`flow/design.v`:
```
module memory_controller( CLK_48MHZ,RESET,SDRAM_STATUS,READ_CMD, GEIG_DATA, MAG_DATA, BA_READ,COL_READ, ROW_READ, 
BA_WRITE, COL_WRITE, ROW_WRITE
,NEXT_READ,NEXT_WRITE,DATA_OUT,BA_OUT,COL_OUT,ROW_OUT,CMD_OUT);
input CLK_48MHZ,RESET,SDRAM_STATUS, READ_CMD;
input [79:0] GEIG_DATA;
input [79:0] MAG_DATA;
input [1:0] BA_READ;
input [8:0] COL_READ;
input [12:0] ROW_READ;
input [1:0] BA_WRITE;
input [8:0] COL_WRITE;
input [12:0] ROW_WRITE;
output NEXT_READ, NEXT_WRITE;
output [15:0] DATA_OUT;
output [1:0] BA_OUT;
output [8:0] COL_OUT;
output [12:0] ROW_OUT;
output [1:0] CMD_OUT;
reg [79:0] geig_prev;
reg [79:0] geig_buffer;
parameter new_geig_cmd =2'b01;
parameter num_geig_cycles = 5;
reg [79:0] mag_prev;
reg [79:0] mag_buffer;
parameter new_mag_cmd =2'b10;
parameter num_mag_cycles = 5;
reg [79:0] data_buffer;
reg read_prev;
parameter new_read_cmd = 2'b11;
reg [23:0] read_address;
reg [23:0] write_address;
reg [7:0] schedule;
reg [2:0] num_cycles;
reg [2:0] write_count;
reg busy_hold;
reg next_write;
reg next_read;
reg [1:0] ba_out;
reg [12:0] row_out;
reg [8:0] col_out;
reg [15:0] data_out;
reg [1:0] cmd_out;
assign NEXT_WRITE = next_write;
assign NEXT_READ = next_read;
assign CMD_OUT = cmd_out;
assign BA_OUT = ba_out;
assign ROW_OUT = row_out;
assign COL_OUT = col_out;
assign DATA_OUT = data_out;
always @(posedge CLK_48MHZ or negedge RESET)
begin
if (RESET==1'b0) begin
    schedule = 8'b00000000;
    busy_hold = 1'b0;
    write_count=4'b0000;
    next_write<=0;
    next_read<=0;
    cmd_out<=2'b00;
    num_cycles=0;
    ba_out<=0;
    row_out<=0;
    col_out<=0;
    data_out<=0;
    write_address=0;
    read_address=0;
    mag_prev=80'b0;
    geig_prev=80'b0;
end else begin
write_address = {BA_WRITE,COL_WRITE,ROW_WRITE};
read_address = {BA_READ,COL_READ,ROW_READ};
if ((schedule[1:0] ==2'b00) && (RESET==1'b1)) begin
    schedule=schedule>>2;
end
if ((geig_prev!=GEIG_DATA) && (RESET==1'b1)) begin
    geig_buffer[79:0] = GEIG_DATA;
    geig_prev = GEIG_DATA;
    if (schedule[1:0] == 2'b00) begin
        schedule[1:0] = new_geig_cmd;
    end else if (schedule[3:2] ==2'b00) begin
        schedule[3:2] = new_geig_cmd;
    end else if (schedule[5:4] == 2'b00) begin
        schedule[5:4] = new_geig_cmd;
    end else begin
        schedule[7:6] = new_geig_cmd;
    end
end else begin
    geig_prev= GEIG_DATA;
end
if ((mag_prev!=MAG_DATA) && (RESET==1'b1)) begin
    mag_buffer[79:0] = MAG_DATA;
    mag_prev = MAG_DATA;
    if (schedule[1:0] == 2'b00) begin
        schedule[1:0] = new_mag_cmd;
    end else if (schedule[3:2] ==2'b00) begin
        schedule[3:2] = new_mag_cmd;
    end else if (schedule[5:4] == 2'b00) begin
        schedule[5:4] = new_mag_cmd;
    end else begin
        schedule[7:6] = new_mag_cmd;
    end
end else begin
    mag_prev=MAG_DATA;
end
if ((READ_CMD ==1'b1) && (read_prev ==1'b0) && (RESET==1'b1))begin
    read_prev=READ_CMD;
    if (schedule[1:0] == 2'b00) begin
        schedule[1:0] = new_read_cmd;
    end else if (schedule[3:2] ==2'b00) begin
        schedule[3:2] = new_read_cmd;
    end else if (schedule[5:4] == 2'b00) begin
        schedule[5:4] = new_read_cmd;
    end else begin
        schedule[7:6] = new_read_cmd;
    end
end else begin
    read_prev = READ_CMD;
end
if (((schedule[1:0] == new_geig_cmd) || (schedule[1:0] == new_mag_cmd)) && (RESET==1'b1)) begin
    if ((schedule[1:0] == new_geig_cmd) && (write_count==0)) begin
        num_cycles=num_geig_cycles;
        data_buffer[79:0] = geig_buffer;
    end else if ((schedule[1:0] == new_mag_cmd) && (write_count==0)) begin
        num_cycles = num_mag_cycles;
        data_buffer[79:0]=mag_buffer;
    end
    if (write_count<num_cycles) begin
        if ((SDRAM_STATUS==1'b1) && (busy_hold==1)) begin
            cmd_out<=2'b00;
        end
        if ((busy_hold==1'b1)&&(SDRAM_STATUS==1'b0)) begin
            next_write<=1'b1;
            data_buffer = data_buffer >>16;
            busy_hold=1'b0;
            write_count=write_count+1;
        end else if ((SDRAM_STATUS==1'b0) && (busy_hold==0)) begin
            next_write<=1'b0;
            cmd_out<=2'b10;
            ba_out<=BA_WRITE;
            row_out<=ROW_WRITE;
            col_out<=COL_WRITE;
            data_out<=data_buffer[15:0];
            busy_hold=1'b1;
        end
    end else if (write_count==num_cycles) begin
        write_count=0;
        schedule=schedule>>2;
    end
end else if ((schedule[1:0]==new_read_cmd) && (RESET==1'b1)) begin
    if (read_address == write_address) begin 
        schedule=schedule>>2;
    end else begin
        if ((SDRAM_STATUS==1'b1) && (busy_hold==1)) begin
            cmd_out<=2'b00;
        end    
        if ((SDRAM_STATUS==1'b0) && (busy_hold==1)) begin
            next_read<=1'b1;
            busy_hold=0;
            schedule=schedule>>2;
        end else if ((SDRAM_STATUS==1'b0) && (busy_hold==0)) begin
            next_read<=1'b0;
            cmd_out<=2'b01;
            ba_out<=BA_READ;
            row_out<=ROW_READ;
            col_out<=COL_READ;
            busy_hold=1'b1;
        end
    end
end
end  
end
endmodule
module sdram_interface(CLK_48MHZ,RESET,TIMESTAMP,A_IN_BANK,A_IN_COL,A_IN_ROW,D_IN,CMD_IN,
SDRAM_DQ_IN,SDRAM_DQ_OUT,SDRAM_DQ_OE,
SDRAM_A0,SDRAM_A1,SDRAM_A2,SDRAM_A3,SDRAM_A4,SDRAM_A5,SDRAM_A6,SDRAM_A7,SDRAM_A8,SDRAM_A9,SDRAM_A10,SDRAM_A11,
SDRAM_A12,
SDRAM_CLK_EN,SDRAM_BA0,SDRAM_BA1,SDRAM_CKE,SDRAM_CS,SDRAM_RAS,SDRAM_CAS,SDRAM_WE,SDRAM_DQML,SDRAM_DQMU,
STATUS,DATA_READ);
parameter t_rc = 4;  
parameter t_ras = 3;  
parameter t_rcd= 1;  
parameter t_rp = 2;  
parameter t_dpl = 1;  
parameter t_rrd =1;  
parameter t_ref = 1;  
input CLK_48MHZ;
input RESET;
input [23:0] TIMESTAMP;
input [1:0] CMD_IN;  
input [1:0] A_IN_BANK;
input [8:0] A_IN_COL;
input [12:0] A_IN_ROW;
input [15:0] D_IN;
input [15:0] SDRAM_DQ_IN;
output [15:0] SDRAM_DQ_OUT;
output SDRAM_DQ_OE;
output SDRAM_A0,SDRAM_A1,SDRAM_A2,SDRAM_A3,SDRAM_A4,SDRAM_A5,SDRAM_A6,SDRAM_A7,SDRAM_A8,SDRAM_A9,SDRAM_A10,
SDRAM_A11,SDRAM_A12,
SDRAM_CLK_EN,SDRAM_BA0,SDRAM_BA1,SDRAM_CKE,SDRAM_CS,SDRAM_RAS,SDRAM_CAS,SDRAM_WE,SDRAM_DQML,SDRAM_DQMU;
output STATUS;
output [15:0] DATA_READ;
reg busy;
assign STATUS=busy;
reg [15:0] dout;  
reg weVAL;  
assign SDRAM_DQ_OUT = dout;
assign SDRAM_DQ_OE = weVAL;
reg [15:0] dread;  
assign DATA_READ[0] = dread[0];
assign DATA_READ[1] = dread[1];
assign DATA_READ[2] = dread[2];
assign DATA_READ[3] = dread[3];
assign DATA_READ[4] = dread[4];
assign DATA_READ[5] = dread[5];
assign DATA_READ[6] = dread[6];
assign DATA_READ[7] = dread[7];
assign DATA_READ[8] = dread[8];
assign DATA_READ[9] = dread[9];
assign DATA_READ[10] = dread[10];
assign DATA_READ[11] = dread[11];
assign DATA_READ[12] = dread[12];
assign DATA_READ[13] = dread[13];
assign DATA_READ[14] = dread[14];
assign DATA_READ[15] = dread[15];
reg [12:0] address;
assign SDRAM_A0 = address[0];
assign SDRAM_A1 = address[1];
assign SDRAM_A2 = address[2];
assign SDRAM_A3 = address[3];
assign SDRAM_A4 = address[4];
assign SDRAM_A5 = address[5];
assign SDRAM_A6 = address[6];
assign SDRAM_A7 = address[7];
assign SDRAM_A8 = address[8];
assign SDRAM_A9 = address[9];
assign SDRAM_A10 = address[10];
assign SDRAM_A11 = address[11];
assign SDRAM_A12 = address[12];
reg pwr_up_hold;
reg pwr_stabalize;
reg [3:0] init_counter;
reg [23:0] ts_delay;
assign SDRAM_CLK_EN = pwr_stabalize;  
reg cke;
reg cs;
reg ras;
reg cas;
reg we;
reg ba0;
reg ba1;
reg dqmu;
reg dqml;
assign SDRAM_CKE = cke;
assign SDRAM_CS =  cs;
assign SDRAM_RAS=  ras;
assign SDRAM_CAS=  cas;
assign SDRAM_WE=   we;
assign SDRAM_BA0=  ba0;
assign SDRAM_BA1=  ba1;
assign SDRAM_DQMU= dqmu;
assign SDRAM_DQML= dqml;
reg write_cycle;
reg write_exit;
reg [3:0] write_counter;
reg read_cycle;
reg [3:0] read_counter;
reg read_exit;
reg idle_cycle;
always @(negedge CLK_48MHZ or negedge RESET)
begin
if (RESET==1'b0) begin
    weVAL<=1'b0;
    pwr_up_hold=1'b1;
    busy=1'b1;
    pwr_stabalize=1'b0;
    init_counter=4'b0;
    write_cycle=1'b0;
    write_exit=1'b0;
    write_counter=4'b0;
    read_cycle=1'b0;
    read_counter=4'b0;
    read_exit=1'b0;
    idle_cycle=1'b0;
    dout<=0;
    address=0;
    dread<=0;
    ts_delay=0;
    cke<=1'b0;
    cs<=1'b0;
    ras<=1'b0;
    cas<=1'b0;
    we<=1'b0;
    ba0<=1'b0;
    ba1<=1'b0;
    dqmu<=1'b0;
    dqml<=1'b0;
end else begin
    if (busy==0) begin
        if (CMD_IN==2) begin
            write_cycle=1;
            write_exit=0;
        end else if (CMD_IN==1) begin
            read_cycle=1;
            read_exit=0;
        end else begin
            idle_cycle=1;
        end
    end
    if (write_cycle==1) begin
        if (write_counter==t_rc+t_ras+2) begin
            cke<=0;
            cs<=0;
            ras<=0;
            cas<=0;
            we<=1;
            address=13'b0;
            busy=0;
            write_cycle=0;
            write_counter=0;
            write_exit=1;
        end
        if ((write_counter>t_rc+t_ras) && (write_counter<t_rc+t_ras+2)) begin
            cke<=1;
            cs<=0;
            ras<=1;
            cas<=1;
            we<=1;
            dqml<=1;
            dqmu<=1;
            weVAL<=0;
            address=13'b0;
            write_counter=write_counter+1;
        end
        if (write_counter==t_rc+t_ras) begin
            cke<=1;
            cs<=0;
            ras<=1;
            cas<=0;
            we<=0;
            address[8:0] = A_IN_COL;
            address[10] =1;
            weVAL<=1;
            dout<=D_IN;  
            write_counter=write_counter+1;
        end
        if ((write_counter>t_rc) && (write_counter<t_rc+t_ras)) begin
            cke<=1;
            cs<=0;
            ras<=1;
            cas<=1;
            we<=1;
            address=13'b0;
            write_counter=write_counter+1;
        end
        if (write_counter==t_rc) begin
            cke<=1;
            cs<=0;
            ras<=0;
            cas<=1;
            we<=1;
            dqmu<=0;
            dqml<=0;
            ba0<=A_IN_BANK[0];
            ba1<=A_IN_BANK[1];
            address=A_IN_ROW;
            write_counter=write_counter+1;
        end
        if ((write_counter>0) && (write_counter<t_rc)) begin
            cke<=1;
            cs<=0;
            ras<=1;
            cas<=1;
            we<=1;
            address=13'b0;
            write_counter=write_counter+1;
        end
        if ((write_counter==0) && (write_exit==0)) begin
            cke<=1;
            cs<=0;
            ras<=1;
            cas<=1;
            we<=1;
            busy=1;
            write_counter=write_counter+1;
        end
    end
    if (read_cycle==1) begin
        if (read_counter==t_rc+t_ras+5) begin
            cke<=0;
            cs<=0;
            ras<=0;
            cas<=0;
            we<=1;
            address=13'b0;
            busy=0;
            read_cycle=0;
            read_counter=0;
            read_exit=1;
        end
        if (read_counter==t_rc+t_ras+4) begin
            cke<=1;
            cs<=0;
            ras<=1;
            cas<=1;
            we<=1;
            dqmu<=1;
            dqml<=1;
            address=13'b0;
            read_counter=read_counter+1;
        end
        if (read_counter==t_rc+t_ras+3) begin
            cke<=1;
            cs<=0;
            ras<=1;
            cas<=1;
            we<=1;
            dread<=SDRAM_DQ_IN;
            address=13'b0;
            read_counter=read_counter+1;
        end
        if ((read_counter>t_rc+t_ras) && (read_counter<t_rc+t_ras+3)) begin
            cke<=1;
            cs<=0;
            ras<=1;
            cas<=1;
            we<=1;
            address=13'b0;
            read_counter=read_counter+1;
        end
        if (read_counter==t_rc+t_ras) begin
            cke<=1;
            cs<=0;
            ras<=1;
            cas<=0;
            we<=1;
            address[8:0] = A_IN_COL;
            address[10] =1; 
            dread<= 16'b0;
            read_counter=read_counter+1;
        end
        if ((read_counter>t_rc) && (read_counter<t_rc+t_ras)) begin
            cke<=1;
            cs<=0;
            ras<=1;
            cas<=1;
            we<=1;
            address=13'b0;
            read_counter=read_counter+1;
        end
        if (read_counter==t_rc) begin
            cke<=1;
            cs<=0;
            ras<=0;
            cas<=1;
            we<=1;
            dqmu<=0;
            dqml<=0;
            ba0<=A_IN_BANK[0];
            ba1<=A_IN_BANK[1];
            address=A_IN_ROW;
            read_counter=read_counter+1;
        end
        if ((read_counter>0) && (read_counter<t_rc)) begin
            cke<=1;
            cs<=0;
            ras<=1;
            cas<=1;
            we<=1;
            address=13'b0;
            read_counter=read_counter+1;
        end
        if ((read_counter==0) && (read_exit==0)) begin
            cke<=1;
            cs<=0;
            ras<=1;
            cas<=1;
            we<=1;
            busy=1;
            read_counter=read_counter+1;
        end
    end
    if (pwr_up_hold==1'b1) begin
        if (TIMESTAMP < 2) begin
            cke<=1'b0;
            cs<=1'b0;
            dqml<=1'b0;
            dqmu<=1'b0;
            dout<=16'b0;
            busy=1;
        end else if ((TIMESTAMP>=2)&&(TIMESTAMP<4)) begin
            pwr_stabalize=1'b1;
            cke<=1'b1;
            dqml<=1'b1;
            dqmu<=1'b1;
        end else if (TIMESTAMP>=4) begin  
            if (init_counter==t_rp+1+t_rc+1+1) begin
                cke<=0;
                cs<=0;
                ras<=0;
                cas<=0;
                we<=1;
                address=13'b0;
                pwr_up_hold=1'b0;  
                busy=0;
            end
            if (init_counter==t_rp+1+t_rc+1) begin
                cke<=1;
                cs<=0;
                ras<=1;
                cas<=1;
                we<=1;
                address=13'b0;
                init_counter=init_counter+1;
            end
            if (init_counter==t_rp+1+t_rc) begin
                cke<=1;
                cs<=0;
                ras<=0;
                cas<=0;
                we<=0;
                ba1<=0;
                ba0<=1;
                address=13'b0001000100000;
                init_counter=init_counter+1;
            end
            if ((init_counter>t_rp+1) && (init_counter<t_rp+1+t_rc)) begin
                cke<=1;
                cs<=0;
                ras<=1;
                cas<=1;
                we<=1;
                address=13'b0;
                init_counter=init_counter+1;
            end
            if ((init_counter==t_rp+1) && (TIMESTAMP==ts_delay)) begin
                cke<=1;
                cs<=0;
                ras<=1;
                cas<=1;
                we<=1;
                init_counter=init_counter+1;
            end
            if ((init_counter==t_rp+1) && (TIMESTAMP!=ts_delay)) begin
                cke<=0;
                cs<=0;
                ras<=1;
                cas<=1;
                we<=1;
                address=13'b0;
            end
            if (init_counter==t_rp) begin
                cke<=0;
                cs<=0;
                ras<=0;
                cas<=0;
                we<=1;
                address=13'b0;
                init_counter=init_counter+1;
                ts_delay=TIMESTAMP+1;
            end
            if ((init_counter>0) && (init_counter<t_rp)) begin
                cke<=1;
                cs<=0;
                ras<=1;
                cas<=1;
                we<=1;
                address=13'b0;
                init_counter=init_counter+1;
            end
            if (init_counter==0) begin
                cke<=1;
                cs<=0;
                ras<=0;
                cas<=1;
                we<=0;
                address[10]=1;
                init_counter=init_counter+1;
            end
        end
    end
end  
end
endmodule
module read_buffer( CLK_48MHZ,RESET,NEXT_BYTE,DATA_READ,ROW_WRITE,READ_CMD,BYTE_OUT);
input CLK_48MHZ, RESET, NEXT_BYTE;
input [15:0] DATA_READ;
input [12:0] ROW_WRITE;
output READ_CMD;
output [7:0] BYTE_OUT;
reg read_cmd;
reg [1:0] init_stage;
reg [8:0] init_wait;
reg [7:0] byte_out;
reg [1:0] position;
reg next_byte_prev;
reg [15:0] buffer_a;
reg [15:0] buffer_b;
assign BYTE_OUT = byte_out;
assign READ_CMD = read_cmd;
always @(posedge CLK_48MHZ or negedge RESET) begin
    if (RESET==1'b0) begin
        read_cmd<=1'b0;
        position<= 2'b00;
        byte_out<=8'b0;
        next_byte_prev<=1'b0;
        init_stage=1;
        init_wait=0;
        buffer_a<=0;
        buffer_b<=0;
    end else begin
        next_byte_prev<=NEXT_BYTE;
        if ((NEXT_BYTE==1'b1) && (next_byte_prev==1'b0) && (init_stage==0)) begin
            if (position==2'b00) begin
                byte_out<=buffer_a[7:0];
                position<=position+1;
            end else if (position==2'b01) begin
                byte_out<=buffer_a[15:8];
                position<=position+1;
            end else if (position==2'b10) begin
                byte_out<=buffer_b[7:0];
                position<=position+1;
            end else begin
                byte_out<=buffer_b[15:8];
                position<=2'b00;
            end
        end
        if ((init_stage==1) && (ROW_WRITE>=13'b0000000000011)) begin
            read_cmd<=1'b1;
            init_stage=2;
        end
        if (init_stage==2) begin
            if (init_wait<300) begin
                buffer_a<=DATA_READ;
                init_wait=init_wait+1;
            end else if ((init_wait>=300) && (init_wait<400)) begin
                read_cmd<=1'b0;
                init_wait=init_wait+1;
            end else if (init_wait>=400) begin
                read_cmd<=1'b1;
                init_wait=0;
                init_stage=0;
            end 
        end
        if ((position==2'b00) && (init_stage==0)) begin
            read_cmd<=1'b1;
        end
        if ((position==2'b01) && (init_stage==0)) begin
            read_cmd<=1'b0;
            buffer_b<=DATA_READ;
        end
        if ((position==2'b10) && (init_stage==0)) begin
            read_cmd<=1'b1;
        end
        if ((position==2'b11) && (init_stage==0)) begin
            buffer_a<=DATA_READ;
            read_cmd<=1'b0;
        end
    end
end
endmodule
module write_address_traversal( CLK,RESET,NEXT, BA_WRITE_OUT, ROW_WRITE_OUT,COL_WRITE_OUT );
input CLK, NEXT, RESET;
output [1:0] BA_WRITE_OUT;
output [8:0] COL_WRITE_OUT;
output [12:0] ROW_WRITE_OUT;
reg [23:0] current_count;
reg next_prev;  
assign BA_WRITE_OUT = current_count[23:22];
assign COL_WRITE_OUT = current_count[21:13];
assign ROW_WRITE_OUT = current_count[12:0];
always @(negedge CLK or negedge RESET)
begin
if (RESET==1'b0) begin
    current_count=24'b0;
    next_prev=1'b0;
end else begin
    if (NEXT && !next_prev) begin
    if (current_count == 24'b111111111111111111111111) begin
        current_count = 24'b0;
    end else begin
        current_count = current_count+1;
    end
end
    next_prev = NEXT;
end
end
endmodule
module read_address_traversal( CLK,NEXT,RESET, BA_READ_OUT, ROW_READ_OUT,COL_READ_OUT );
input CLK,NEXT,RESET;
output [1:0] BA_READ_OUT;
output [8:0] COL_READ_OUT;
output [12:0] ROW_READ_OUT;
reg [23:0] current_count;
reg next_prev;  
assign BA_READ_OUT = current_count[23:22];
assign COL_READ_OUT = current_count[21:13];
assign ROW_READ_OUT = current_count[12:0];
always @(negedge CLK or negedge RESET)
begin
if (RESET==1'b0) begin
    current_count=24'b0;
    next_prev=1'b0;
end else begin
    if (NEXT && !next_prev) begin
    if (current_count == 24'b111111111111111111111111) begin
        current_count = 24'b0;
    end else begin
        current_count = current_count+1;
    end
    end
    next_prev = NEXT;
    end
end
endmodule
module sdram_logger (
    input         clk,           
    input         rst_n,         
    input  [23:0] timestamp,     
    input  [79:0] geig_data,     
    input  [79:0] mag_data,      
    input         next_byte,     
    input  [15:0] sdram_dq_in,   
    output [15:0] sdram_dq_out,  
    output        sdram_dq_oe,   
    output [12:0] sdram_a,
    output [1:0]  sdram_ba,
    output        sdram_clk_en,
    output        sdram_cke,
    output        sdram_cs,
    output        sdram_ras,
    output        sdram_cas,
    output        sdram_we,
    output        sdram_dqml,
    output        sdram_dqmu,
    output [7:0]  byte_out       
);
wire        sdram_status;
wire [15:0] data_read;
wire        next_read, next_write, read_cmd;
wire [15:0] mc_data_out;
wire [1:0]  mc_ba_out, mc_cmd_out;
wire [8:0]  mc_col_out;
wire [12:0] mc_row_out;
wire [1:0]  ba_read, ba_write;
wire [8:0]  col_read, col_write;
wire [12:0] row_read, row_write;
memory_controller memory_controller_0(
    .CLK_48MHZ    ( clk ),
    .RESET        ( rst_n ),
    .SDRAM_STATUS ( sdram_status ),
    .READ_CMD     ( read_cmd ),
    .GEIG_DATA    ( geig_data ),
    .MAG_DATA     ( mag_data ),
    .BA_READ      ( ba_read ),
    .COL_READ     ( col_read ),
    .ROW_READ     ( row_read ),
    .BA_WRITE     ( ba_write ),
    .COL_WRITE    ( col_write ),
    .ROW_WRITE    ( row_write ),
    .NEXT_READ    ( next_read ),
    .NEXT_WRITE   ( next_write ),
    .DATA_OUT     ( mc_data_out ),
    .BA_OUT       ( mc_ba_out ),
    .COL_OUT      ( mc_col_out ),
    .ROW_OUT      ( mc_row_out ),
    .CMD_OUT      ( mc_cmd_out )
);
read_address_traversal read_address_traversal_0(
    .CLK          ( clk ),
    .NEXT         ( next_read ),
    .RESET        ( rst_n ),
    .BA_READ_OUT  ( ba_read ),
    .ROW_READ_OUT ( row_read ),
    .COL_READ_OUT ( col_read )
);
write_address_traversal write_address_traversal_0(
    .CLK           ( clk ),
    .RESET         ( rst_n ),
    .NEXT          ( next_write ),
    .BA_WRITE_OUT  ( ba_write ),
    .ROW_WRITE_OUT ( row_write ),
    .COL_WRITE_OUT ( col_write )
);
read_buffer read_buffer_0(
    .CLK_48MHZ ( clk ),
    .RESET     ( rst_n ),
    .NEXT_BYTE ( next_byte ),
    .DATA_READ ( data_read ),
    .ROW_WRITE ( row_write ),
    .READ_CMD  ( read_cmd ),
    .BYTE_OUT  ( byte_out )
);
sdram_interface sdram_interface_0(
    .CLK_48MHZ    ( clk ),
    .RESET        ( rst_n ),
    .TIMESTAMP    ( timestamp ),
    .A_IN_BANK    ( mc_ba_out ),
    .A_IN_COL     ( mc_col_out ),
    .A_IN_ROW     ( mc_row_out ),
    .D_IN         ( mc_data_out ),
    .CMD_IN       ( mc_cmd_out ),
    .SDRAM_DQ_IN  ( sdram_dq_in ),
    .SDRAM_DQ_OUT ( sdram_dq_out ),
    .SDRAM_DQ_OE  ( sdram_dq_oe ),
    .SDRAM_A0  ( sdram_a[0] ),  .SDRAM_A1  ( sdram_a[1] ),  .SDRAM_A2  ( sdram_a[2] ),
    .SDRAM_A3  ( sdram_a[3] ),  .SDRAM_A4  ( sdram_a[4] ),  .SDRAM_A5  ( sdram_a[5] ),
    .SDRAM_A6  ( sdram_a[6] ),  .SDRAM_A7  ( sdram_a[7] ),  .SDRAM_A8  ( sdram_a[8] ),
    .SDRAM_A9  ( sdram_a[9] ),  .SDRAM_A10 ( sdram_a[10] ), .SDRAM_A11 ( sdram_a[11] ),
    .SDRAM_A12 ( sdram_a[12] ),
    .SDRAM_CLK_EN ( sdram_clk_en ),
    .SDRAM_BA0    ( sdram_ba[0] ),
    .SDRAM_BA1    ( sdram_ba[1] ),
    .SDRAM_CKE    ( sdram_cke ),
    .SDRAM_CS     ( sdram_cs ),
    .SDRAM_RAS    ( sdram_ras ),
    .SDRAM_CAS    ( sdram_cas ),
    .SDRAM_WE     ( sdram_we ),
    .SDRAM_DQML   ( sdram_dqml ),
    .SDRAM_DQMU   ( sdram_dqmu ),
    .STATUS       ( sdram_status ),
    .DATA_READ    ( data_read )
);
endmodule
```
`flow/run.sh`:
```
#!/bin/bash
# the make line also repeats each setting of config.mk as NAME=value (left out here)
make -C /OpenROAD-flow-scripts/flow DESIGN_CONFIG=/design/flow/config.mk WORK_HOME=/design/flow/orfs CLKGATE_MAP_FILE= finish
```
`flow/config.mk`:
```
export PLATFORM = sky130hd
export DESIGN_NAME = sdram_logger
export DESIGN_NICKNAME = sdram_logger
export VERILOG_FILES = /design/flow/design.v
export SDC_FILE = /design/flow/constraint.sdc
export NUM_CORES = 4
export LEC_CHECK = 0
export ABC_AREA = 1
export CAP_MARGIN = 20
export CORE_MARGIN = 2
export CORE_UTILIZATION = 72
export CTS_CLUSTER_DIAMETER = 400
export CTS_CLUSTER_SIZE = 10
export PLACE_DENSITY = 0.39
export SETUP_SLACK_MARGIN = 2.17
export SLEW_MARGIN = 20
export TNS_END_PERCENT = 5
```
`flow/constraint.sdc`:
```
create_clock -name core_clock -period 7.29 [get_ports {clk}]
set_input_delay 1.4580 -clock core_clock [delete_from_list [all_inputs] [get_ports {clk}]]
set_output_delay 1.4580 -clock core_clock [all_outputs]
set_load 0.01 [all_outputs]
```
==> results.ini, run 1 <==
[status]
status=aborted with a tool error
lastStage=global routing (5_1_grt)
error=[ERROR GRT-0232] Routing congestion too high. Check the congestion heatmap in the GUI.

[clock_network]
cts_buffers=76
htree_levels=3
clock_sinks=662
cts_buffer_depth=3
root_buffer=clkbuf_16

[logic_synthesis]
yosys_warnings=5
synth-compound-area-share=0.1124
yosys.area.top_type=edfxtp_1
synth_top_flop_cell=dfrtp_1
ys_sh_simple=0.2176
syn-instance-count=3746
syn_area_per_cell_um2=8.843
syn-num-nets=3994
xor_area_frac=0.04971
async_flop_share=0.6360
yosys-stat-area_um2=33130
ys_top_logic_family=simple AND/OR/NAND/NOR gates
syn_area_um2=33130
ys_cells=3746
synth.area.mux_share=0.004948
top_area_frac=0.2185
netlist_top_cells_count=nand2_1 (1019), inv_1 (323), o21ai_0 (283), nor2_1 (276), dfrtp_1 (272)
ys_ff=662
synth.distinct_cells=73
yosysMostFrequentCell=nand2_1
yosys.stat.seqShare=0.5366
adder_share=0.01700
synth-edff-count=241
netlist_top_cells_area=edfxtp_1 (22%), dfrtp_1 (21%), nand2_1 (12%)

[place]
hpwl_um=75600
dp_cells=4534
globalplace.congestion=0.9816
port_buffers=250
dpl_cell_area_um2=36680

[floorplanning]
io_pins=251
core_um2=45380
die_area_um2=47740
die_h_um=218.5
dieWidth_um=218.5
initial_core_util=0.7300
rows=78

[global_routing]
grt.total_usage=0.8602
grt_overflow=344

-- per-stage QoR --
step	power (µW)	setup WS [ns]	util
after floorplan	4868	-0.04252	-
after global placement	5328	-0.6679	0.8082
after detailed placement	5396	-0.7089	0.8083
after CTS	9013	0.3871	0.8643
-- metal layers --
| metal | overflow | GRT usage |
|---|---|---|
| met5 | 3 | 0.6010 |
| met4 | 116 | 0.8585 |
| met3 | 33 | 0.7674 |
| met2 | 161 | 0.9723 |
| met1 | 31 | 0.8468 |
-- what timing repair did --
| item | 4_1_cts |
|---|---|
| pin swaps | 35 |
| endpoints found under the setup margin | 490 |
| setup buffers | 20 |
| gates cloned | 2 |
| hold buffers | 0 |
| gates resized | 105 |
==> inputs of run 2 (changes only) <==
- ABC_AREA: 1 -> default
- CORE_UTILIZATION: 72 -> 59
- CTS_CLUSTER_DIAMETER: 400 -> default
- CTS_CLUSTER_SIZE: 10 -> default
- PLACE_DENSITY: 0.39 -> default
- SETUP_SLACK_MARGIN: 2.17 -> default
- TNS_END_PERCENT: 5 -> default
- clock period: 7.29 -> 9.44 ns (I/O delays scaled with it)
==> run 2 against run 1 <==
Against the previous run:
- the run now finishes clean
- die size grew 23%
- area after synthesis grew 1.0%
- synthesized cell count is 17% lower
==> results.ini, run 2 <==
[sta]
worstMarginPinSlew_ns=1.133
hold_viol_final=0
slew_viol_final=0
hold_ws_ns=0.4381
setup_viol=0
slew_headroom=0.2378
skew_ns=0.06223
rsz0062_at_grt=false

[routing]
wl_per_cell_um=22.88
drt-initial-drc-count=3022
first_pass_iters=6
drt-total-wl_um=94760
dr_total_vias=25499
via_per_inst=6.156
drc=0
ant_nets=0

[critical_path]
arrival_ns=5.11
cp.depth=12
worstPathCellList=clkdlybuf4s50_1 > xor2_1 > nor4_1 > buf_4 > nand4_1 > or4_4 > mux2i_4 > ha_4 > o211a_1 > a211o_1 > a32o_1 > a31o_2
cp.required_ns=5.15
path_max_fanout=4
crit_path_top_delay_cell=or4_4
r2r_end=sdram_interface_0.read_counter[1]$_DFFE_NN0N_
crit_type=input port to flip-flop
critPathLaunch=timestamp[21]
cp_num_buf_inv=2
rr_startpoint=sdram_interface_0.read_counter[0]$_DFFE_NN0N_
crit_family=simple AND/OR/NAND/NOR gates
max_stage_delay_ns=0.65
critPathCaptureType=flip-flop
regToRegSetupSlack_ns=1.28
start_kind=input port
reg2regPathDepth=32
endpoint=sdram_interface_0.cke$_DFF_NN0_

[logic_synthesis]
yosys_warnings=5  ; unchanged
syn-instance-count=3105  ; -17%
yosys.area.top_type=edfxtp_1
yosys.stat.seqShare=0.5311  ; -0.005496
async_flop_share=0.6360  ; unchanged
netlist_top_cells_count=o21ai_0 (288), dfrtp_1 (272), nand2_1 (268), edfxtp_1 (241), nor2_1 (201)
adder_share=0.01682  ; -0.0001741
syn-num-nets=3353  ; -16%
synth-compound-area-share=0.1519  ; +0.03948
synth.distinct_cells=98  ; +34%
ys_top_logic_family=AND-OR/OR-AND gates
yosys-stat-area_um2=33470  ; +1.0%
top_area_frac=0.2162  ; -0.002238
syn_area_um2=33470  ; +1.0%
synth.area.mux_share=0.07207  ; +0.06713
synth-edff-count=241  ; unchanged
syn_area_per_cell_um2=10.78  ; +22%
netlist_top_cells_area=edfxtp_1 (22%), dfrtp_1 (20%), dfrtn_1 (11%)
ys_ff=662  ; unchanged
xor_area_frac=0.07578  ; +0.02607
ys_cells=3105  ; -17%
synth_top_flop_cell=dfrtp_1
yosysMostFrequentCell=o21ai_0
ys_sh_simple=0.1132  ; -0.1044

[global_routing]
antenna_found_initial=0
grt_overflow=0
grt_pass1_wl_um=145300
grt_pass1_vias=24548
grt_max_degree=130
grt.total_usage=0.3207

[clock_network]
clkSlewWorstSetupHoldPaths_ns=0.04
cts_buffer_depth=3  ; unchanged
cts_tree=yes
cts_buffers=71  ; -6.6%
clock_sinks=662  ; unchanged
htree_levels=3  ; unchanged
clock_latency_ns=0.64
root_buffer=clkbuf_16

[floorplanning]
core_um2=56280  ; +24%
die_area_um2=58650  ; +23%
io_pins=251  ; unchanged
initial_core_util=0.5947  ; -0.1352
die_h_um=242.2  ; +11%
rows=87  ; +12%
dieWidth_um=242.2  ; +11%

[power]
switching_share=0.2438
seq_power_uw=3260
peakVddDrop_v=0.0002028
power.share.clock=0.412
total_power_uw=6859
seq_power_share=0.475
pg_comb_uw=773
power_switching_uw=1672
comb_power_share=0.113
power.internal_uw=5187
powerClk_uw=2830
leakagePower_uw=0.01629
top_power_group=registers
power_density_nw_per_um2=174.6

[worst_hold_path]
min_to=sdram_interface_0.pwr_stabalize$_DFFE_NN0P_
hold_depth=1
min_from=sdram_interface_0.pwr_stabalize$_DFFE_NN0P_
hold_path_class=flip-flop to flip-flop

[finish]
utilization=0.6978
syn_to_final_growth_pct=17.34
nets=3576
instances_no_fill=4142

[place]
dp_cells=4008  ; -12%
hpwl_um=68810  ; -9.0%
port_buffers=250  ; unchanged
globalplace.congestion=0.8909  ; -9.2%

[job]
cap_violations=0
log.warning_count=57

[status]
status=timing/DRC/antenna clean

## run 2: per-layer routing
layer  vias to the layer above  wire, µm  track usage
li1                      11585         -            -
met1                     12721     42020       0.4796
met2                      1064     42950       0.4918
met3                       129      8059      0.06071
met4                         0      1729      0.06536
met5                         -         0            0
## run 2: through the flow
stage          setup slack [ns]  area (µm²)  TNS (ns)
4_1_cts                 0.01506       39200         0
2_1_floorplan           0.02627       33480         0
3_3_place_gp            -0.6176       36850    -7.033
5_1_grt                0.003866       39270         0
3_5_place_dp            -0.5767       36850    -5.521
6_report                0.04447       39270         0
## run 2: repair_timing
| item | CTS | global route |
|---|---|---|
| hold buffers | 0 | 0 |
| gates resized | 0 | 8 |
| buffers inserted | 0 | 2 |
| setup endpoints to repair | 0 | 6 |
## run 2: area by class of cell
| class | count | area, µm² |
|---|---|---|
| timing repair buffer | 340 | 3233 |
| antenna | 1 | 2.502 |
| sequential | 662 | 17780 |
| fill | 4213 | 17010 |
| tap | 756 | 945.9 |
| clock buffer | 99 | 1983 |
| multi-input combinational | 2123 | 14480 |
| inverter | 128 | 480.5 |
| clock inverter | 33 | 369.1 |
==> inputs of run 3 (changes only) <==
- ABC_AREA: default -> 0
- CELL_PAD_IN_SITES_DETAIL_PLACEMENT: default -> 0
- CELL_PAD_IN_SITES_GLOBAL_PLACEMENT: default -> 1
- CORE_ASPECT_RATIO: default -> 0.92
- CORE_UTILIZATION: 59 -> 57
- CTS_CLUSTER_SIZE: default -> 87
- GPL_ROUTABILITY_DRIVEN: default -> 0
- MAX_ROUTING_LAYER: default -> met5
- PLACE_DENSITY: default -> 0.66
- SETUP_SLACK_MARGIN: default -> 1.56
- clock period: 9.44 -> 7.76 ns (I/O delays scaled with it)
==> run 3 against run 2 <==
Against the previous run:
- the layout now fails its checks (setup timing)
- sequential cell count did not move
- critical path depth did not move
- combinational power rose by 25%
- register-to-register slack got worse by 0.12 ns
- sequential power rose by 21%
- power rose by 22%
- hold slack improved by 0.015 ns
- worst setup slack got worse by 0.25 ns
- sequential share of layout area fell by 2.7 points
- global-route usage rose by 0.59 points
- area after synthesis did not move
- clock skew fell by 0.0047 ns
==> results.ini, run 3 <==
[status]
check.faults=setup timing
status=complete, but fails checks

[worst_hold_path]
min_to=sdram_interface_0.dread[13]$_DFFE_NN0P_
hold_depth=2  ; +1
min_from=sdram_interface_0.dread[13]$_DFFE_NN0P_
hold_path_class=flip-flop to flip-flop

[logic_synthesis]
xor_area_frac=0.07578  ; unchanged
adder_share=0.01682  ; unchanged
async_flop_share=0.6360  ; unchanged
synth_top_flop_cell=dfrtp_1
yosys.stat.seqShare=0.5311  ; unchanged
yosysMostFrequentCell=o21ai_0
synth-compound-area-share=0.1519  ; unchanged
syn_area_um2=33470  ; unchanged
netlist_top_cells_count=o21ai_0 (288), dfrtp_1 (272), nand2_1 (268), edfxtp_1 (241), nor2_1 (201)
syn-instance-count=3105  ; unchanged
yosys.area.top_type=edfxtp_1
ys_cells=3105  ; unchanged
yosys_warnings=5  ; unchanged
top_area_frac=0.2162  ; unchanged
ys_ff=662  ; unchanged
ys_top_logic_family=AND-OR/OR-AND gates
netlist_top_cells_area=edfxtp_1 (22%), dfrtp_1 (20%), dfrtn_1 (11%)
yosys-stat-area_um2=33470  ; unchanged
synth.distinct_cells=98  ; unchanged
syn-num-nets=3353  ; unchanged
ys_sh_simple=0.1132  ; unchanged
synth.area.mux_share=0.07207  ; unchanged
synth-edff-count=241  ; unchanged
syn_area_per_cell_um2=10.78  ; unchanged

[finish]
logic_area_um2=15570  ; +7.5%
regArea_um2=17780  ; unchanged
instances_no_fill=4310  ; +4.1%
nets=3715  ; +3.9%
syn_to_final_growth_pct=24.84
fillers=4143  ; -1.7%

[floorplanning]
io_pins=251  ; unchanged
dieWidth_um=256.6  ; +6.0%
initial_core_util=0.5743  ; -0.02044
die_area_um2=60670  ; +3.5%
die_h_um=236.4  ; -2.4%
rows=85  ; -2.3%
core_um2=58280  ; +3.6%

[clock_network]
cts_tree=yes
htree_levels=3  ; unchanged
cts_hold_buf=0  ; unchanged
cts_buffer_depth=3  ; unchanged
clock_latency_ns=0.64  ; about the same
root_buffer=clkbuf_16
clkSlewWorstSetupHoldPaths_ns=0.05  ; about the same
clock_sinks=662  ; unchanged
cts_buffers=72  ; +1.4%

[routing]
ant_nets=0  ; unchanged
first_pass_iters=5  ; -1
drt-total-wl_um=102000  ; +7.7%
drc=0  ; unchanged
via_per_inst=6.195  ; +0.63%
drt-initial-drc-count=3371  ; +12%
dr_total_vias=26701  ; +4.7%
wl_per_cell_um=23.68  ; +3.5%

[global_routing]
antenna_found_initial=3  ; +3
grt.total_usage=0.3266  ; +0.005863
grt_max_degree=174  ; +34%
grt_overflow=0  ; unchanged
grt_pass1_wl_um=152400  ; +4.9%
grt_pass1_vias=25490  ; +3.8%

[power]
powerClk_uw=3410  ; +20%
seq_power_uw=3960  ; +21%
power.share.clock=0.409  ; -0.003
seq_power_share=0.475  ; about the same
pg_comb_uw=967  ; +25%
power_density_nw_per_um2=199.5  ; +14%
peakVddDrop_v=0.0002109  ; +4.0%
leakagePower_uw=0.01747  ; +7.2%
power_switching_uw=2088  ; +25%
switching_share=0.2505  ; +0.006676
top_power_group=registers
comb_power_share=0.116  ; +0.003
power.internal_uw=6248  ; +20%

[critical_path]
max_stage_delay_ns=0.53  ; -0.12 ns
worstPathCellList=buf_2 > xor2_2 > nor4_2 > nand2_1 > or4_4 > buf_6 > mux2i_4 > ha_4 > o211a_1 > a211o_1 > a32o_1 > a31o_2
cp_num_buf_inv=2  ; unchanged
rr_startpoint=memory_controller_0.cmd_out[1]$_DFF_PN0_
critPathLaunch=timestamp[9]
start_kind=input port
path_max_fanout=3  ; -1
r2r_end=sdram_interface_0.address[5]$_DFF_NN0_
endpoint=sdram_interface_0.cke$_DFF_NN0_
cp.required_ns=4.32  ; -0.83 ns
crit_family=simple AND/OR/NAND/NOR gates
crit_path_top_delay_cell=or4_4
cp.depth=12  ; unchanged
arrival_ns=4.53  ; -0.58 ns
regToRegSetupSlack_ns=1.16  ; -0.12 ns
critPathCaptureType=flip-flop
reg2regPathDepth=8  ; -75%
crit_type=input port to flip-flop

[sta]
skew_ns=0.05749  ; -0.004742 ns
setup_slack_ns=-0.2104  ; -0.2549 ns
slew_viol_final=0  ; unchanged
hold_ws_ns=0.4528  ; +0.01472 ns
hold_viol_final=0  ; unchanged
setup_viol=2  ; +2
rsz0062_at_grt=true
slew_headroom=0.2265  ; -0.01131
worstMarginPinSlew_ns=1.160  ; +0.02741 ns

[job]
cap_violations=0  ; unchanged
log.warning_count=63  ; +11%

[place]
port_buffers=250  ; unchanged
hpwl_um=68340  ; -0.68%
dp_cells=4038  ; +0.75%

==> run 3: stage by stage <==
stage                     worst slack (ns)  area (µm²)  power [µW]  setup TNS, ns    util
after floorplan                    -0.3915       33760        4525        -0.9894       -
after CTS                         -0.01944       40780        8339       -0.01944  0.6996
after global routing               -0.2351       41780        8599        -0.5798  0.7169
after detailed placement            -1.147       37130        4960         -32.35  0.6372
final                              -0.2104       41790        8336        -0.3257  0.7170
after global placement              -1.136       37130        4931         -31.33  0.6371
==> run 3: area by class of cell <==
cell class	count	area share
diodes	2	0.0001198
clock buffers	109	0.04959
clock inverters	25	0.006408
inverters	128	0.01159
multi-input cells	2130	0.3727
flip-flops and latches	662	0.4254
well taps	783	0.02345
repair buffers	471	0.1108
==> run 3: metal layers <==
layer / GRT usage / up-vias / routed length [µm]
li1: - / 11881 / -
met1: 0.4939 / 13254 / 44560
met2: 0.4811 / 1349 / 44880
met3: 0.05663 / 217 / 9236
met4: 0.1013 / 0 / 3369
met5: 0 / - / 0
==> run 3: repair_timing <==
item / 4_1_cts / 5_1_grt
pin swaps: 56 / 29
setup endpoints to repair: 239 / 291
buffers inserted: 62 / 56
resized: 431 / 122
cloned: 15 / 4
==> inputs of run 4 (changes only) <==
- CAP_MARGIN: 20 -> 15
- CELL_PAD_IN_SITES_GLOBAL_PLACEMENT: 1 -> 0
- CORE_UTILIZATION: 57 -> 72
- CTS_CLUSTER_DIAMETER: default -> 29
- CTS_CLUSTER_SIZE: 87 -> 36
- GPL_ROUTABILITY_DRIVEN: 0 -> 1
- PLACE_DENSITY: 0.66 -> 0.67
- SETUP_SLACK_MARGIN: 1.56 -> 2.24
- SLEW_MARGIN: 20 -> 40
==> run 4 against run 3 <==
Against the previous run:
- the flow now stops in global routing (5_1_grt)
- die size decreased by 21%
- synthesized cell count unchanged
- area after synthesis unchanged
==> results.ini, run 4 <==
[logic_synthesis]
yosysMostFrequentCell=o21ai_0
netlist_top_cells_area=edfxtp_1 (22%), dfrtp_1 (20%), dfrtn_1 (11%)
ys_top_logic_family=AND-OR/OR-AND gates
syn_area_per_cell_um2=10.78  ; unchanged
ys_sh_simple=0.1132  ; unchanged
xor_area_frac=0.07578  ; unchanged
top_area_frac=0.2162  ; unchanged
yosys.stat.seqShare=0.5311  ; unchanged
syn-instance-count=3105  ; unchanged
adder_share=0.01682  ; unchanged
syn-num-nets=3353  ; unchanged
synth-compound-area-share=0.1519  ; unchanged
synth.distinct_cells=98  ; unchanged
netlist_top_cells_count=o21ai_0 (288), dfrtp_1 (272), nand2_1 (268), edfxtp_1 (241), nor2_1 (201)
async_flop_share=0.6360  ; unchanged
syn_area_um2=33470  ; unchanged
synth.area.mux_share=0.07207  ; unchanged
yosys-stat-area_um2=33470  ; unchanged
synth_top_flop_cell=dfrtp_1
ys_ff=662  ; unchanged
ys_cells=3105  ; unchanged
yosys_warnings=5  ; unchanged
synth-edff-count=241  ; unchanged
yosys.area.top_type=edfxtp_1

[clock_network]
cts_buffer_depth=3  ; unchanged
cts_buffers=116  ; +61%
root_buffer=clkbuf_16
clock_sinks=662  ; unchanged
htree_levels=3  ; unchanged

[status]
lastStage=global routing (5_1_grt)
status=aborted with a tool error
error=[ERROR GRT-0232] Routing congestion too high. Check the congestion heatmap in the GUI.

[floorplanning]
die_area_um2=48230  ; -21%
die_h_um=210.8  ; -11%
rows=75  ; -12%
io_pins=251  ; unchanged
core_um2=45790  ; -21%
dieWidth_um=228.8  ; -11%
initial_core_util=0.7309  ; +0.1566

[place]
dp_cells=3869  ; -4.2%
dpl_cell_area_um2=37470  ; +0.91%
port_buffers=250  ; unchanged
globalplace.congestion=0.9555
hpwl_um=72180  ; +5.6%
preCtsSetupSlack_ns=-1.023  ; +0.1236 ns

[global_routing]
grt.total_usage=0.9261
grt_overflow=1119

## run 4: metal layers
layer	overflow	global-route usage
met1	41	0.8895
met2	670	1.051
met3	55	0.8219
met4	346	0.9888
met5	7	0.6119
## run 4: per-stage QoR
step                        util  hold slack (ns)
after detailed placement  0.8183           0.4312
after global placement    0.8172           0.4186
after floorplan                -           0.4185
after CTS                 0.9373           0.4315
## run 4: what timing repair did
item,4_1_cts
hold buffers,0
pin swaps,48
setup buffers,60
endpoints found under the setup margin,508
resized,396
gates cloned,12
==> inputs of run 5 (changes only) <==
- ABC_AREA: 0 -> default
- CAP_MARGIN: 15 -> 20
- CELL_PAD_IN_SITES_DETAIL_PLACEMENT: 0 -> default
- CELL_PAD_IN_SITES_GLOBAL_PLACEMENT: 0 -> default
- CORE_ASPECT_RATIO: 0.92 -> default
- CORE_UTILIZATION: 72 -> 71
- CTS_CLUSTER_DIAMETER: 29 -> default
- CTS_CLUSTER_SIZE: 36 -> 37
- GPL_ROUTABILITY_DRIVEN: 1 -> default
- MAX_ROUTING_LAYER: met5 -> default
- PLACE_DENSITY: 0.67 -> default
- SETUP_SLACK_MARGIN: 2.24 -> 4.07
- SLEW_MARGIN: 40 -> 20
- clock period: 7.76 -> 14.0 ns (I/O delays scaled with it)
==> run 5 against run 4 <==
Against the previous run:
- the run now finishes clean
- die size grew 1.4%
- synthesized cell count is the same
- area after synthesis is the same
==> results.ini, run 5 <==
[status]
status=timing/DRC/antenna clean

[sta]
slew_headroom=0.2205
setup_viol=0
worstMarginPinSlew_ns=1.169
rsz0062_at_grt=true
hold_viol_final=0
skew_ns=0.05953
setup_slack_ns=1.939
hold_ws_ns=0.4203
slew_viol_final=0
timing.setup.tns_ns=0

[power]
switching_share=0.2499
pg_comb_uw=549
comb_power_share=0.117
power.share.clock=0.411
leakagePower_uw=0.01666
power_density_nw_per_um2=117.1
powerClk_uw=1920
power_switching_uw=1169
peakVddDrop_v=0.0002015
power.internal_uw=3510
seq_power_uw=2210
top_power_group=registers
seq_power_share=0.471

[logic_synthesis]
netlist_top_cells_count=o21ai_0 (288), dfrtp_1 (272), nand2_1 (268), edfxtp_1 (241), nor2_1 (201)
synth-compound-area-share=0.1519  ; unchanged
yosys_warnings=5  ; unchanged
yosys-stat-area_um2=33470  ; unchanged
synth_top_flop_cell=dfrtp_1
synth.area.mux_share=0.07207  ; unchanged
netlist_top_cells_area=edfxtp_1 (22%), dfrtp_1 (20%), dfrtn_1 (11%)
ys_cells=3105  ; unchanged
ys_sh_simple=0.1132  ; unchanged
async_flop_share=0.6360  ; unchanged
synth.distinct_cells=98  ; unchanged
syn-instance-count=3105  ; unchanged
syn_area_um2=33470  ; unchanged
ys_ff=662  ; unchanged
yosysMostFrequentCell=o21ai_0
adder_share=0.01682  ; unchanged
xor_area_frac=0.07578  ; unchanged
ys_top_logic_family=AND-OR/OR-AND gates
yosys.area.top_type=edfxtp_1
synth-edff-count=241  ; unchanged
yosys.stat.seqShare=0.5311  ; unchanged
top_area_frac=0.2162  ; unchanged
syn-num-nets=3353  ; unchanged
syn_area_per_cell_um2=10.78  ; unchanged

[critical_path]
cp_num_buf_inv=1
arrival_ns=5.49
endpoint=sdram_interface_0.cke$_DFF_NN0_
regToRegSetupSlack_ns=4.16
r2r_end=read_buffer_0.buffer_a[12]$_DFFE_PN0P_
reg2regPathDepth=9
crit_family=simple AND/OR/NAND/NOR gates
rr_startpoint=write_address_traversal_0.current_count[0]$_DFFE_NN0P_
crit_path_top_delay_cell=or4_4
cp.depth=11
critPathLaunch=timestamp[11]
crit_type=input port to flip-flop
worstPathCellList=buf_6 > xor2_2 > nor4_2 > nand4_1 > or4_4 > mux2i_4 > ha_4 > o211a_1 > a211o_1 > a32o_1 > a31o_2
cp.required_ns=7.43
critPathCaptureType=flip-flop
start_kind=input port
max_stage_delay_ns=0.60
path_max_fanout=4

[floorplanning]
die_h_um=221.1  ; +4.9%
dieWidth_um=221.1  ; -3.4%
io_pins=251  ; unchanged
rows=79  ; +5.3%
initial_core_util=0.7189  ; -0.01196
die_area_um2=48890  ; +1.4%
core_um2=46560  ; +1.7%

[worst_hold_path]
hold_depth=1
min_from=sdram_interface_0.pwr_stabalize$_DFFE_NN0P_
hold_path_class=flip-flop to flip-flop
min_to=sdram_interface_0.pwr_stabalize$_DFFE_NN0P_

[clock_network]
clock_sinks=662  ; unchanged
cts_buffers=69  ; -41%
root_buffer=clkbuf_16
clkSlewWorstSetupHoldPaths_ns=0.04
cts_tree=yes
clock_latency_ns=0.63
htree_levels=3  ; unchanged
cts_buffer_depth=3  ; unchanged

[place]
preCtsSetupSlack_ns=0.5371  ; +1.560 ns
globalplace.congestion=0.9433  ; -1.3%
hpwl_um=67170  ; -6.9%
port_buffers=250  ; unchanged
dp_cells=3808  ; -1.6%

[routing]
dr_total_vias=27584
via_per_inst=6.846
drt-total-wl_um=106100
drt-initial-drc-count=3773
ant_nets=0
drc=0
first_pass_iters=7
wl_per_cell_um=26.33

[global_routing]
antenna_found_initial=25
grt_overflow=0
grt_pass1_vias=26508
grt_pass1_wl_um=157100
grt_max_degree=130
grt.total_usage=0.4159

[finish]
nets=3601
logic_area_um2=15080
instances_no_fill=4029
regArea_um2=17780
utilization=0.8586
syn_to_final_growth_pct=19.43
fillers=2195

[job]
cap_violations=0
log.warning_count=62

[run 5: repair_timing]
action	in CTS	in global routing
buffers inserted	39	35
gates resized	352	74
setup endpoints to repair	298	239
hold buffers	0	0
pin swaps	27	30
endpoints found under the hold margin	0	0
gates cloned	4	2
[run 5: area by class of cell]
| class | count | share of cell area |
|---|---|---|
| Inverter | 128 | 0.01202 |
| Clock buffer | 100 | 0.05080 |
| Multi-Input combinational cell | 2125 | 0.3772 |
| Tap cell | 607 | 0.01900 |
| Timing Repair Buffer | 365 | 0.08721 |
| Clock inverter | 29 | 0.008232 |
| Sequential cell | 662 | 0.4447 |
| Antenna cell | 13 | 0.0008138 |
[run 5: metal layers]
layer,wire [µm],GRT usage,vias to the layer above
met5,151,0,-
met4,6735,0.2189,24
met3,12490,0.1240,501
met2,48770,0.6408,2017
met1,37960,0.5364,13382
li1,-,-,11660
[run 5: per-stage QoR]
stage | total power [µW] | area [µm²]
finish | 4679 | 39970
floorplan | 2509 | 33820
detailed placement | 2737 | 36510
global route | 4785 | 39960
CTS | 4639 | 39290
global placement | 2707 | 36510
==> inputs of run 6 (changes only) <==
- CAP_MARGIN: 20 -> 15
- CTS_CLUSTER_SIZE: 37 -> 35
- SETUP_SLACK_MARGIN: 4.07 -> 0.38
- clock period: 14.0 -> 7.72 ns (I/O delays scaled with it)
==> run 6 against run 5 <==
Against the previous run:
- the layout now fails its checks (setup timing)
- design area fell by 1.1%
- synthesized cell count did not move
- hold slack improved by 0.0013 ns
- sequential power rose by 81%
- sequential cell count did not move
- area after synthesis did not move
- power rose by 79%
- register-to-register slack got worse by 3.7 ns
- cell count fell by 0.22%
==> results.ini, run 6 <==
[status]
status=complete, but fails checks
check.faults=setup timing

[routing]
ant_nets=0  ; unchanged
wl_per_cell_um=26.06  ; -1.0%
first_pass_iters=8  ; +1
via_per_inst=6.734  ; -1.6%
drt-total-wl_um=104800  ; -1.3%
drc=0  ; unchanged
dr_total_vias=27069  ; -1.9%
drt-initial-drc-count=4013  ; +6.4%

[critical_path]
rr_startpoint=write_address_traversal_0.current_count[0]$_DFFE_NN0P_
critPathCaptureType=flip-flop
critPathLaunch=timestamp[14]
start_kind=input port
cp_num_buf_inv=3  ; +2
endpoint=sdram_interface_0.cke$_DFF_NN0_
regToRegSetupSlack_ns=0.47  ; -3.69 ns
arrival_ns=4.47  ; -1.02 ns
max_stage_delay_ns=0.53  ; -0.07 ns
crit_path_top_delay_cell=or4_4
r2r_end=read_buffer_0.buffer_a[10]$_DFFE_PN0P_
reg2regPathDepth=9  ; unchanged
path_max_fanout=4  ; unchanged
crit_family=simple AND/OR/NAND/NOR gates
crit_type=input port to flip-flop
cp.required_ns=4.30  ; -3.13 ns
cp.depth=14  ; +3
worstPathCellList=buf_8 > xor2_2 > nor4_2 > buf_4 > nand4_1 > or4_4 > buf_6 > nand2_4 > o221ai_4 > ha_4 > o211a_1 > a211o_1 > a32o_1 > a31o_2

[job]
log.warning_count=60  ; -3.2%
cap_violations=0  ; unchanged

[power]
power_switching_uw=2111  ; +81%
total_power_uw=8377  ; +79%
top_power_group=registers
comb_power_share=0.118  ; about the same
pg_comb_uw=986  ; +80%
peakVddDrop_v=0.0002532  ; +26%
power.share.clock=0.405  ; -0.006
switching_share=0.2520  ; +0.002102
seq_power_uw=4000  ; +81%
seq_power_share=0.477  ; +0.006
power_density_nw_per_um2=211.9  ; +81%
powerClk_uw=3390  ; +77%
leakagePower_uw=0.01654  ; -0.76%
power.internal_uw=6266  ; +79%

[logic_synthesis]
synth-edff-count=241  ; unchanged
netlist_top_cells_count=o21ai_0 (288), dfrtp_1 (272), nand2_1 (268), edfxtp_1 (241), nor2_1 (201)
ys_sh_simple=0.1132  ; unchanged
synth_top_flop_cell=dfrtp_1
yosys_warnings=5  ; unchanged
netlist_top_cells_area=edfxtp_1 (22%), dfrtp_1 (20%), dfrtn_1 (11%)
ys_ff=662  ; unchanged
yosys-stat-area_um2=33470  ; unchanged
adder_share=0.01682  ; unchanged
synth.distinct_cells=98  ; unchanged
synth-compound-area-share=0.1519  ; unchanged
yosysMostFrequentCell=o21ai_0
top_area_frac=0.2162  ; unchanged
syn_area_per_cell_um2=10.78  ; unchanged
async_flop_share=0.6360  ; unchanged
syn-instance-count=3105  ; unchanged
yosys.area.top_type=edfxtp_1
ys_top_logic_family=AND-OR/OR-AND gates
xor_area_frac=0.07578  ; unchanged
syn_area_um2=33470  ; unchanged
synth.area.mux_share=0.07207  ; unchanged
syn-num-nets=3353  ; unchanged
ys_cells=3105  ; unchanged
yosys.stat.seqShare=0.5311  ; unchanged

[worst_hold_path]
min_to=sdram_interface_0.pwr_stabalize$_DFFE_NN0P_
min_from=sdram_interface_0.pwr_stabalize$_DFFE_NN0P_
hold_path_class=flip-flop to flip-flop
hold_depth=1  ; unchanged

[clock_network]
cts_tree=yes
clock_sinks=662  ; unchanged
htree_levels=3  ; unchanged
root_buffer=clkbuf_16
cts_buffer_depth=3  ; unchanged
clock_latency_ns=0.65  ; +0.02 ns
clkSlewWorstSetupHoldPaths_ns=0.05  ; about the same
cts_buffers=68  ; -1.4%

[sta]
slew_viol_final=0  ; unchanged
slew_headroom=0.2221  ; +0.001530
hold_viol_final=0  ; unchanged
rsz0062_at_grt=true
worstMarginPinSlew_ns=1.167  ; -0.002294 ns
setup_slack_ns=-0.1662  ; -2.105 ns
skew_ns=0.07004  ; +0.01051 ns
setup_viol=4  ; +4
hold_ws_ns=0.4216  ; +0.001327 ns

[floorplanning]
dieWidth_um=221.1  ; unchanged
core_um2=46560  ; unchanged
die_h_um=221.1  ; unchanged
initial_core_util=0.7189  ; unchanged
rows=79  ; unchanged
die_area_um2=48890  ; unchanged
io_pins=251  ; unchanged

[finish]
final_design_area_no_fill_um2=39530  ; -1.1%
fillers=2327  ; +6.0%
instances_no_fill=4020  ; -0.22%
logic_area_um2=14710  ; -2.4%
syn_to_final_growth_pct=18.11
nets=3599  ; -0.056%
regArea_um2=17780  ; unchanged

[global_routing]
antenna_found_initial=6  ; -76%
grt_overflow=0  ; unchanged
grt_pass1_vias=26939  ; +1.6%
grt_max_degree=108  ; -17%
grt_pass1_wl_um=159900  ; +1.8%
grt.total_usage=0.4249  ; +0.008982

[place]
hpwl_um=69810  ; +3.9%
globalplace.congestion=0.9157  ; -2.9%
port_buffers=250  ; unchanged
dpl_cell_area_um2=36830  ; +0.87%
dp_cells=3872  ; +1.7%

## run 6: final cells by class
type,instances,share of cell area
sequential,662,0.4497
multi-input combinational,2124,0.3721
timing repair buffer,365,0.08881
clock buffer,97,0.04884
tap,607,0.01921
inverter,128,0.01215
clock inverter,31,0.008831
antenna,6,0.0003798
## run 6: layer usage
| layer | vias to the layer above | GRT usage | share of wire | wire (µm) |
|---|---|---|---|---|
| met2 | 1912 | 0.6720 | 0.47 | 49330 |
| met5 | - | 0 | 0 | 0 |
| met3 | 347 | 0.1143 | 0.12 | 12710 |
| met1 | 13171 | 0.5611 | 0.36 | 38010 |
| met4 | 0 | 0.1751 | 0.045 | 4723 |
| li1 | 11639 | - | - | - |
## run 6: repair_timing
item	CTS	global route
gates resized	54	50
buffers inserted	3	7
setup endpoints to repair	43	45
pin swaps	19	16
hold buffers	0	0
gates cloned	2	3
## run 6: metrics by stage
step                      setup slack [ns]  utilization  TNS (ns)
final                              -0.1662       0.8491   -0.3241
after global routing               -0.2412       0.8489   -0.7972
after CTS                          -0.2293       0.8424   -0.4812
after detailed placement            -1.181       0.7910    -31.42
after global placement              -1.235       0.7910    -33.03
after floorplan                    -0.4035            -    -1.078
==> inputs of run 7 (changes only) <==
- ABC_AREA: default -> 0
- CAP_MARGIN: 15 -> 10
- CELL_PAD_IN_SITES_DETAIL_PLACEMENT: default -> 0
- CELL_PAD_IN_SITES_GLOBAL_PLACEMENT: default -> 0
- CORE_ASPECT_RATIO: default -> 0.92
- CORE_UTILIZATION: 71 -> 69
- GPL_ROUTABILITY_DRIVEN: default -> 0
- HOLD_SLACK_MARGIN: default -> 0.28
- MAX_ROUTING_LAYER: default -> met5
- SETUP_SLACK_MARGIN: 0.38 -> default
- clock period: 7.72 -> 6.43 ns (I/O delays scaled with it)
==> run 7 against run 6 <==
Against the previous run:
- the layout still fails its checks (setup timing)
- worst setup slack lost 0.39 ns
- core utilization shrank 1.1 points
- cell count grew 2.0%
- clock power grew 19%
- first-iteration DRC count shrank 8.0%
- sequential power grew about 20%
- synthesized cell count is the same
- area after synthesis is the same
- count of clock-buffer cells in the layout shrank 2
- hold slack lost 0.0017 ns
- critical path depth shrank 1
- critical endpoint unchanged
- largest cell class unchanged
- largest power group unchanged
==> results.ini, run 7 <==
[floorplanning]
die_h_um=215.3  ; -2.7%
initial_core_util=0.6976  ; -0.02132
dieWidth_um=233.6  ; +5.7%
core_um2=47980  ; +3.1%
io_pins=251  ; unchanged
rows=77  ; -2.5%
die_area_um2=50290  ; +2.8%

[logic_synthesis]
syn_area_um2=33470  ; unchanged
adder_share=0.01682  ; unchanged
syn-instance-count=3105  ; unchanged
ys_top_logic_family=AND-OR/OR-AND gates
yosys_warnings=5  ; unchanged
ys_cells=3105  ; unchanged
ys_sh_simple=0.1132  ; unchanged
netlist_top_cells_count=o21ai_0 (288), dfrtp_1 (272), nand2_1 (268), edfxtp_1 (241), nor2_1 (201)
ys_ff=662  ; unchanged
synth.distinct_cells=98  ; unchanged
xor_area_frac=0.07578  ; unchanged
async_flop_share=0.6360  ; unchanged
synth_top_flop_cell=dfrtp_1
top_area_frac=0.2162  ; unchanged
synth-edff-count=241  ; unchanged
yosys-stat-area_um2=33470  ; unchanged
yosysMostFrequentCell=o21ai_0
synth-compound-area-share=0.1519  ; unchanged
netlist_top_cells_area=edfxtp_1 (22%), dfrtp_1 (20%), dfrtn_1 (11%)
syn_area_per_cell_um2=10.78  ; unchanged
synth.area.mux_share=0.07207  ; unchanged
syn-num-nets=3353  ; unchanged
yosys.area.top_type=edfxtp_1
yosys.stat.seqShare=0.5311  ; unchanged

[sta]
timing.setup.tns_ns=-6.005  ; -5.681 ns
setup_slack_ns=-0.5539  ; -0.3877 ns
rsz0062_at_grt=true
setup_viol=33  ; +29
slew_headroom=0.2765  ; +0.05444
hold_ws_ns=0.4199  ; -0.001684 ns
worstMarginPinSlew_ns=1.068  ; -0.09855 ns
slew_viol_final=0  ; unchanged
skew_ns=0.07213  ; +0.002097 ns
hold_viol_final=0  ; unchanged

[finish]
fillers=2669  ; +15%
final_design_area_no_fill_um2=40190  ; +1.7%
logic_area_um2=14820  ; +0.72%
nets=3660  ; +1.7%
utilization=0.8378  ; -0.01133
regArea_um2=17780  ; unchanged
syn_to_final_growth_pct=20.09

[critical_path]
critPathCaptureType=flip-flop
start_kind=input port
regToRegSetupSlack_ns=0.15  ; -0.32 ns
arrival_ns=4.21  ; -0.26 ns
cp.required_ns=3.65  ; -0.65 ns
worstPathCellList=buf_8 > xor2_2 > nor4_2 > buf_4 > nand4_1 > or4_4 > nand2_4 > o221ai_4 > ha_4 > o211a_1 > a211o_1 > a32o_1 > a31o_2
cp.depth=13  ; -1
rr_startpoint=sdram_interface_0.read_counter[0]$_DFFE_NN0N_
crit_type=input port to flip-flop
critPathLaunch=timestamp[19]
r2r_end=sdram_interface_0.ras$_DFF_NN0_
crit_path_top_delay_cell=or4_4
cp_num_buf_inv=2  ; -1
reg2regPathDepth=30  ; +21
endpoint=sdram_interface_0.cke$_DFF_NN0_
crit_family=simple AND/OR/NAND/NOR gates
max_stage_delay_ns=0.61  ; +0.08 ns
path_max_fanout=4  ; unchanged

[routing]
first_pass_iters=7  ; -1
drc=0  ; unchanged
ant_nets=0  ; unchanged
drt-total-wl_um=97620  ; -6.8%
wl_per_cell_um=23.81  ; -8.6%
dr_total_vias=26765  ; -1.1%
via_per_inst=6.528  ; -3.1%
drt-initial-drc-count=3690  ; -8.0%

[global_routing]
grt_pass1_wl_um=149400  ; -6.6%
grt_max_degree=95  ; -12%
antenna_found_initial=1  ; -5
grt_pass1_vias=25796  ; -4.2%
grt.total_usage=0.3891  ; -0.03575
grt_overflow=0  ; unchanged

[clock_network]
htree_levels=3  ; unchanged
cts_buffer_depth=3  ; unchanged
clock_sinks=662  ; unchanged
clkSlewWorstSetupHoldPaths_ns=0.05  ; about the same
cts_buffers=68  ; unchanged
clock_latency_ns=0.65  ; about the same
cts_hold_buf=0  ; unchanged
cts_tree=yes
root_buffer=clkbuf_16

[job]
log.warning_count=57  ; -5.0%
cap_violations=0  ; unchanged

[worst_hold_path]
min_to=sdram_interface_0.pwr_stabalize$_DFFE_NN0P_
hold_depth=1  ; unchanged
hold_path_class=flip-flop to flip-flop
min_from=sdram_interface_0.pwr_stabalize$_DFFE_NN0P_

[place]
port_buffers=250  ; unchanged
dpl_cell_area_um2=37310  ; +1.3%
hpwl_um=67650  ; -3.1%

[power]
powerClk_uw=4050  ; +19%
power.share.clock=0.405  ; about the same
pg_comb_uw=1160  ; +20%
top_power_group=registers
leakagePower_uw=0.01686  ; +2.0%
switching_share=0.2466  ; -0.005462
power.internal_uw=7538  ; +20%
seq_power_share=0.478  ; about the same
comb_power_share=0.116  ; -0.002
peakVddDrop_v=0.0002423  ; -4.3%
seq_power_uw=4790  ; +20%
power_switching_uw=2467  ; +17%
total_power_uw=10000  ; +19%
power_density_nw_per_um2=248.9  ; +17%

[status]
status=complete, but fails checks
check.faults=setup timing

==> run 7: area by class of cell <==
cell class / instances / area share
Clock inverter: 32 / 0.009494
Multi-Input combinational cell: 2124 / 0.3686
Clock buffer: 95 / 0.04713
Tap cell: 632 / 0.01967
Timing Repair Buffer: 426 / 0.1008
Inverter: 128 / 0.01205
Sequential cell: 662 / 0.4422
Antenna cell: 1 / 0.00006226
==> run 7: routing by layer <==
layer  track usage  vias to the layer above  share of wire
met1        0.5855                    13161           0.41
met3       0.08320                      238           0.11
li1              -                    11753              -
met5             0                        -              0
met4        0.1200                        0          0.033
met2        0.5702                     1613           0.44
==> run 7: stage by stage <==
stage               instances  setup WS (ns)
floorplan                3105        -0.7905
global placement         3948         -1.515
detailed placement       3948         -1.480
CTS                      4092        -0.5533
global route             4100        -0.5979
finish                   4100        -0.5539
==> run 7: timing repair <==
action	CTS	global route
gates cloned	3	0
buffers inserted	89	14
resized	107	36
setup endpoints to repair	45	67
pin swaps	31	28
No activity file was given, so power comes from the tool's default toggle rates.
